==> flow/design.v <==
`timescale 1ns / 1ps
module decoder(
    input [1:0] in,
    output reg [3:0] out
    );
    always @(*) begin
        case(in)
            2'b00: out = 4'b1000;
            2'b01: out = 4'b0100;
            2'b10: out = 4'b0010;
            2'b11: out = 4'b0001;
        endcase
    end
endmodule
`timescale 1ns / 1ps
module ARITHMATIC_UNIT #(parameter width = 16)(
    input [width - 1:0] A,
    input [width - 1:0] B,
    input [1:0] ALU_FUN,
    input clk,rst,
    input Arith_Enable,
    output reg [width - 1:0] Arith_OUT,
    output reg Carry_OUT,
    output reg Arith_Flag
    );
    always@(posedge clk or negedge rst) begin
        if (!rst) begin
            Arith_OUT <= 0;
            Arith_Flag <= 0;
            Carry_OUT <= 0;        
        end
        else if (Arith_Enable) begin
            Arith_OUT <= 0;
            Carry_OUT <= 0;
            Arith_Flag <= 1;
            case (ALU_FUN)
                2'b00:
                begin
                    {Carry_OUT,Arith_OUT} <= A+B;
                end
                2'b01:
                begin
                    {Carry_OUT,Arith_OUT} <= A-B;
                end
                2'b10:
                begin
                    {Carry_OUT,Arith_OUT} <= A*B;
                end                
                2'b11:
                begin
                    {Carry_OUT,Arith_OUT} <= (B == 0) ? {1'b0, {width{1'b1}}} : A/B;
                end                
            endcase
        end
        else begin
            Arith_OUT <= 0;
            Arith_Flag <= 0;
            Carry_OUT <= 0;            
        end
    end
endmodule
`timescale 1ns / 1ps
module Logic_Unit #(parameter width = 16)(
    input [width - 1:0] A,
    input [width - 1:0] B,
    input [1:0] ALU_FUN,
    input clk,rst,
    input Logic_Enable,
    output reg [width - 1:0] Logic_OUT,
    output reg Logic_Flag
    );
 always@(posedge clk or negedge rst) begin
        if (!rst) begin
            Logic_OUT <= 0;
            Logic_Flag <= 0;
        end
        else if (Logic_Enable) begin
            Logic_OUT <= 0;
            Logic_Flag <= 1;
            case (ALU_FUN)
                2'b00:
                begin
                    Logic_OUT <= A&B;
                end
                2'b01:
                begin
                    Logic_OUT <= A|B;
                end
                2'b10:
                begin
                    Logic_OUT <= ~(A&B);
                end                
                2'b11:
                begin
                    Logic_OUT <= ~(A|B);
                end                
            endcase
        end
        else begin
            Logic_OUT <= 0;
            Logic_Flag <= 0;
        end
    end
endmodule
`timescale 1ns / 1ps
module CMP_Unit #(parameter width = 16)(
    input [width - 1:0] A,
    input [width - 1:0] B,
    input [1:0] ALU_FUN,
    input clk,rst,
    input CMP_Enable,
    output reg [width - 1:0] CMP_OUT,
    output reg CMP_Flag
    );
always@(posedge clk or negedge rst) begin
        if (!rst) begin
            CMP_OUT <= 0;
            CMP_Flag <= 0;
        end
        else if (CMP_Enable) begin
            CMP_OUT <= 0;
            CMP_Flag <= 1;
            case (ALU_FUN)
                2'b00:
                begin
                    CMP_OUT <= 0;
                end
                2'b01:
                begin
                    CMP_OUT <= (A==B);
                end
                2'b10:
                begin
                    CMP_OUT <= (A>B)? 2:0;
                end                
                2'b11:
                begin
                    CMP_OUT <= (A<B)? 3:0;
                end                
            endcase
        end
        else begin
            CMP_OUT <= 0;
            CMP_Flag <= 0;
        end
    end
endmodule
`timescale 1ns / 1ps
module Shift_Unit #(parameter width = 16)(
    input [width - 1:0] A,
    input [width - 1:0] B,
    input [1:0] ALU_FUN,
    input clk,rst,
    input Shift_Enable,
    output reg [width - 1:0] Shift_OUT,
    output reg Shift_Flag
    );
always@(posedge clk or negedge rst) begin
        if (!rst) begin
            Shift_OUT <= 0;
            Shift_Flag <= 0;
        end
        else if (Shift_Enable) begin
            Shift_OUT <= 0;
            Shift_Flag <= 1;
            case (ALU_FUN)
                2'b00:
                begin
                    Shift_OUT <= A>>1;
                end
                2'b01:
                begin
                    Shift_OUT <= A<<1;
                end
                2'b10:
                begin
                    Shift_OUT <= B>>1;
                end                
                2'b11:
                begin
                    Shift_OUT <= B<<1;
                end                
            endcase
        end
        else begin
            Shift_OUT <= 0;
            Shift_Flag <= 0;
        end
    end
endmodule
`timescale 1ns / 1ps
module ALU_TOP #(parameter width = 16)(
    input [width - 1:0] A,
    input [width - 1:0] B,
    input [3:0] ALU_FUN,
    input clk,rst,
    output  [width - 1:0] Arith_OUT,
    output  Carry_OUT,
    output  Arith_Flag,
    output  [width - 1:0] Logic_OUT,
    output  Logic_Flag,
    output  [width - 1:0] CMP_OUT,
    output  CMP_Flag,
    output  [width - 1:0] Shift_OUT,
    output  Shift_Flag
    );
wire [3:0] enables;
decoder d0 (ALU_FUN[3:2],enables);
ARITHMATIC_UNIT #(width) d1 (A,B,ALU_FUN[1:0],clk,rst,enables[3],Arith_OUT,Carry_OUT,Arith_Flag);
Logic_Unit #(width) d2 (A,B,ALU_FUN[1:0],clk,rst,enables[2],Logic_OUT,Logic_Flag);
CMP_Unit #(width) d3 (A,B,ALU_FUN[1:0],clk,rst,enables[1],CMP_OUT,CMP_Flag);
Shift_Unit #(width) d4 (A,B,ALU_FUN[1:0],clk,rst,enables[0],Shift_OUT,Shift_Flag);
endmodule
make LEC_CHECK=0 CAP_MARGIN=5 CELL_PAD_IN_SITES_GLOBAL_PLACEMENT=0 CORE_ASPECT_RATIO=0.5 CORE_MARGIN=2 CORE_UTILIZATION=55 CTS_CLUSTER_DIAMETER=179 CTS_CLUSTER_SIZE=33 PLACE_DENSITY_LB_ADDON=0.14 SLEW_MARGIN=20 TNS_END_PERCENT=30 finish   # period 57.9 ns
run.sh (not shown) runs the stock make flow with config.mk's settings and CLKGATE_MAP_FILE=.
The first run ran to the end with no violations.
Next try:
==> flow/config.mk (replaced) <==
export PLATFORM = sky130hd
export DESIGN_NAME = ALU_TOP
export DESIGN_NICKNAME = ALU_TOP
export VERILOG_FILES = /design/flow/design.v
export SDC_FILE = /design/flow/constraint.sdc
export NUM_CORES = 4
export LEC_CHECK = 0
export CAP_MARGIN = 20
export CORE_MARGIN = 2
export CORE_UTILIZATION = 20
export SLEW_MARGIN = 20
==> flow/constraint.sdc (replaced) <==
create_clock -name core_clock -period 32.5 [get_ports {clk}]
set_input_delay 6.5000 -clock core_clock [delete_from_list [all_inputs] [get_ports {clk}]]
set_output_delay 6.5000 -clock core_clock [all_outputs]
set_load 0.01 [all_outputs]
Worst setup slack gets worse by 13 ns.
Routed wire length climbs by 13%.
Sequential power climbs by 78%.
Critical path depth does not change.
Worst hold slack gets worse by 5.1 ns.

RTL: the design.v shown in full above, as it stands there.
clock: 57.9 ns
lec_check: 0
cap_margin: 5
cell_pad_in_sites_global_placement: 0
core_margin: 2
core_utilization: 55
place_density_lb_addon: 0.14
slew_margin: 20
tns_end_percent: 30
Change:
Settings changed: CAP_MARGIN 5 to 25, CELL_PAD_IN_SITES_DETAIL_PLACEMENT set to 1, CTS_CLUSTER_DIAMETER set to 344, GPL_ROUTABILITY_DRIVEN set to 0, GPL_TIMING_DRIVEN set to 0, MIN_ROUTING_LAYER set to met2, SETUP_SLACK_MARGIN set to -2.0, SLEW_MARGIN 20 to 10, TNS_END_PERCENT 30 to 80.
The new run aborted during 5_1_grt, error GRT-0116.
Die area does not change.
Synthesized area does not change.
Synthesized cell count is unchanged.

juniper:
RTL: the design.v shown in full above, as it stands there.
export LEC_CHECK = 0
export CAP_MARGIN = 20
export CORE_MARGIN = 2
export CORE_UTILIZATION = 59
export SLEW_MARGIN = 20
create_clock -name core_clock -period 18.1 [get_ports {clk}]
The flow for juniper finished, though final verification flagged setup timing.
## Diff of input files: garnet against juniper
--- a/flow/config.mk
+++ b/flow/config.mk
@@ -9,3 +9,3 @@
 export CORE_MARGIN = 2
-export CORE_UTILIZATION = 59
+export CORE_UTILIZATION = 58
 export SLEW_MARGIN = 20
==> flow/constraint.sdc <==
create_clock -name core_clock -period 27.2 [get_ports {clk}]
set_input_delay 5.4400 -clock core_clock [delete_from_list [all_inputs] [get_ports {clk}]]
set_output_delay 5.4400 -clock core_clock [all_outputs]
set_load 0.01 [all_outputs]
Results
Final non-filler cell total: garnet lower than juniper. Vertical die size, garnet and juniper: higher on garnet. | logic gate fraction of the total cell area | juniper vs garnet | ≈ equal |. Met2 wirelength from detailed routing (garnet vs. juniper) decreases slightly. From juniper to garnet the numbers moved as follows: overall die width increased about 0.8%, final wirelength decreased 4600 um, DRC violation total after the first TritonRoute iteration decreased 882, via count decreased 5.0%. Layout checks on garnet: not met. Flow itself completed; violations: setup timing. garnet vs juniper on post-place instance area: garnet is the lower one. Launching instance or port of the critical path = B[7]: juniper; launching instance or port of the critical path = B[8]: garnet.
Edits applied to the flow inputs when going from garnet to fjord:
--- a/flow/config.mk
+++ b/flow/config.mk
@@ -7,5 +7,7 @@
 export LEC_CHECK = 0
+export ABC_AREA = 1
 export CAP_MARGIN = 20
 export CORE_MARGIN = 2
-export CORE_UTILIZATION = 58
+export CORE_UTILIZATION = 72
+export PLACE_DENSITY_LB_ADDON = 0.19
 export SLEW_MARGIN = 20
==> flow/constraint.sdc <==
create_clock -name core_clock -period 16.8 [get_ports {clk}]
set_input_delay 3.3600 -clock core_clock [delete_from_list [all_inputs] [get_ports {clk}]]
set_output_delay 3.3600 -clock core_clock [all_outputs]
set_load 0.01 [all_outputs]
Findings:
Summary: with garnet as the reference, post-synthesis average cell area in fjord moved down by more than 10%.
Compared with garnet, in fjord Yosys chip area saw a decrease, share of synthesized cell area in and, or, nand and nor gates saw an increase, worst slack at placement saw a decrease.
Site row count is lower on fjord
When fjord is set beside garnet, its post-synthesis share of cell area spent on full adders, half adders and majority gates turns out to be 0.21 points larger.
Compared fjord vs garnet, and number of library cell types mapped by synthesis is down in fjord.
On fjord: total cell area at the placement stage is about 5% lower than what garnet gave.
For the synthesized netlist cell count, fjord came in 286 higher than garnet did.
Flow for fjord halted at clock tree synthesis (4_1_cts), error code DPL-0038.
Modified inputs, zinc compared to fjord
--- a/flow/config.mk
+++ b/flow/config.mk
@@ -7,7 +7,6 @@
 export LEC_CHECK = 0
-export ABC_AREA = 1
 export CAP_MARGIN = 20
 export CORE_MARGIN = 2
-export CORE_UTILIZATION = 72
-export PLACE_DENSITY_LB_ADDON = 0.19
+export CORE_UTILIZATION = 40
+export SETUP_SLACK_MARGIN = 4.62
 export SLEW_MARGIN = 20
==> flow/constraint.sdc <==
create_clock -name core_clock -period 32.5 [get_ports {clk}]
set_input_delay 6.5000 -clock core_clock [delete_from_list [all_inputs] [get_ports {clk}]]
set_output_delay 6.5000 -clock core_clock [all_outputs]
set_load 0.01 [all_outputs]
==> results <==
- fjord and zinc: one clean run, zinc; the rest did not finish clean.
- On chip height, the lower figure sits with fjord, not zinc.
- zinc ended up with a higher fraction of synthesized cell area in xor and xnor cells than fjord did.
- fjord → zinc: cell total in the yosys stat output went down by about 12%, post-synthesis sequential area ratio level, total cell area reported by yosys after synthesis grew by about 0.7%, total standard cell area after synthesis went up 110 um^2.
- Between fjord and zinc, the flow reports cell area reported after detailed placement decreasing by a little under 10%.

## wip/pepper
// ALU_TOP: RTL as listed in full above, without the edits since
Settings: LEC_CHECK=0, ABC_AREA=1, CAP_MARGIN=20, CELL_PAD_IN_SITES_GLOBAL_PLACEMENT=1, CORE_MARGIN=4, CORE_UTILIZATION=48, CTS_CLUSTER_DIAMETER=287, CTS_CLUSTER_SIZE=100, SLEW_MARGIN=0, TNS_END_PERCENT=5; clock period 33.0 ns.
For wip/onyx, these inputs were changed with respect to wip/pepper:
Settings: a deleted TNS_END_PERCENT that had been 5; a deleted CTS_CLUSTER_DIAMETER that had been 287; a change of CELL_PAD_IN_SITES_GLOBAL_PLACEMENT from 1 to 2; a deleted ABC_AREA that had been 1; a change of CORE_MARGIN from 4 to 3; a change of SLEW_MARGIN from 0 to 20; an added GPL_ROUTABILITY_DRIVEN of 1; a change of CTS_CLUSTER_SIZE from 100 to 83; an added CORE_ASPECT_RATIO of 0.54; an added SETUP_SLACK_MARGIN of 5.0; a change of CORE_UTILIZATION from 48 to 40.
==> results <==
wip/onyx against wip/pepper: minimum setup slack in the final design went down, worst setup slack before clock tree synthesis neither gained nor lost much.
Re share of synthesized cell area in and, or, nand and nor gates: wip/pepper was higher than wip/onyx.
The die of wip/onyx is larger than the one used in wip/pepper.
## Diff of input files: wip/maple against wip/onyx
Settings: CORE_ASPECT_RATIO no longer set, was 0.54; ABC_AREA now 1, previously not set; SLEW_MARGIN now 40, was 20; CELL_PAD_IN_SITES_GLOBAL_PLACEMENT now 1, was 2; TNS_END_PERCENT now 5, previously not set; SETUP_SLACK_MARGIN no longer set, was 5.0; GPL_ROUTABILITY_DRIVEN no longer set, was 1; CTS_CLUSTER_SIZE now 100, was 83; CORE_MARGIN now 4, was 3; CORE_UTILIZATION now 60, was 40; CTS_CLUSTER_DIAMETER now 287, previously not set.
### Flow results
wip/maple has maximum fanout along the worst path above what wip/onyx had.
wip/onyx → wip/maple: synthesized cell count now sits higher, yosys stat cell total now sits higher, total number of cells along the worst setup path now sits higher, global routing met1 resource utilization now sits lower.
Compared with wip/onyx, in wip/maple worst hold slack dropped 0.056 ns; met3 usage in global routing moved down.
wip/maple vs wip/onyx — compound-cell area share of the yosys netlist dropped 4.0 points.
In the route summary, wip/maple ends up with a via count below that of wip/onyx.

wip/cedar:
RTL: the design.v shown in full above, as it stands there.
==> flow/config.mk <==
export PLATFORM = sky130hd
export DESIGN_NAME = ALU_TOP
export DESIGN_NICKNAME = ALU_TOP
export VERILOG_FILES = /design/flow/design.v
export SDC_FILE = /design/flow/constraint.sdc
export NUM_CORES = 4
export LEC_CHECK = 0
export CAP_MARGIN = 5
export CELL_PAD_IN_SITES_GLOBAL_PLACEMENT = 0
export CORE_MARGIN = 2
export CORE_UTILIZATION = 68
export CTS_CLUSTER_DIAMETER = 31
export SETUP_SLACK_MARGIN = 5.0
export SLEW_MARGIN = 20
export TNS_END_PERCENT = 90
==> flow/constraint.sdc <==
create_clock -name core_clock -period 33.9 [get_ports {clk}]
set_input_delay 6.7800 -clock core_clock [delete_from_list [all_inputs] [get_ports {clk}]]
set_output_delay 6.7800 -clock core_clock [all_outputs]
set_load 0.01 [all_outputs]
As the logs show, wip/cedar stopped at global routing (5_1_grt) after a tool error, so it never reached the end of the flow.
Modified inputs, wip/tundra compared to wip/cedar
- CELL_PAD_IN_SITES_GLOBAL_PLACEMENT removed (was 0)
- CTS_CLUSTER_DIAMETER removed (was 31)
- CAP_MARGIN changed from 5 to 20
- PLACE_DENSITY newly set to 0.36
- CORE_UTILIZATION changed from 68 to 71
- SETUP_SLACK_MARGIN removed (was 5.0)
- TNS_END_PERCENT removed (was 90)
- the clock period (ns, I/O delays scaled along) changed from 33.9 to 12.0
## What came out
- wip/tundra never completed; the flow aborted with a tool error in clock tree synthesis (4_1_cts).
- When the final numbers for wip/tundra and wip/cedar were put side by side, the row count turned out to be smaller in wip/tundra.
- Re post-synthesis register bit count: no difference whatsoever between wip/cedar and wip/tundra.
- Post-DP HPWL (wip/tundra over wip/cedar): increase, about 37%
- On wip/tundra: die span in y is 2.1% lower than what wip/cedar gave.
- Taking wip/cedar as the reference, in wip/tundra cell count after placement now larger; area enclosed by the die boundary now smaller; area after detailed placement now larger; I/O pin count comparable.
Modified inputs, wip/willow compared to wip/tundra
- SETUP_SLACK_MARGIN now 2.93, previously not set
- CTS_CLUSTER_SIZE now 95, previously not set
- CTS_CLUSTER_DIAMETER now 357, previously not set
- TNS_END_PERCENT now 5, previously not set
- ABC_AREA now 1, previously not set
--- outcome ---
- No final results exist for wip/willow, since it was stopped by error GRT-0116 during global routing (5_1_grt).
- HPWL after detailed placement delta (wip/willow − wip/tundra): favourable
- Comparing wip/tundra and wip/willow, the higher xor-xnor portion of the synthesized cell area was measured on wip/tundra.
- Mux contribution to synthesized area sits lower in wip/willow than in wip/tundra.
- On post-synthesis sequential area ratio, wip/tundra and wip/willow are neck and neck.
- Floorplan check, wip/willow vs wip/tundra: die outline smaller in wip/willow
- Post-synthesis instance total (wip/willow vs. wip/tundra) increases by more than 10%
- The chip area estimate from yosys synthesis of wip/willow falls short of that of wip/tundra by about 0.7%.
- On count of unique library cells instantiated by Yosys: wip/willow sits below wip/tundra.
- [wip/willow] mapped cell area fell 110 um2 relative to wip/tundra
Power figures rest on the tool's default switching activity, not on a simulated workload.
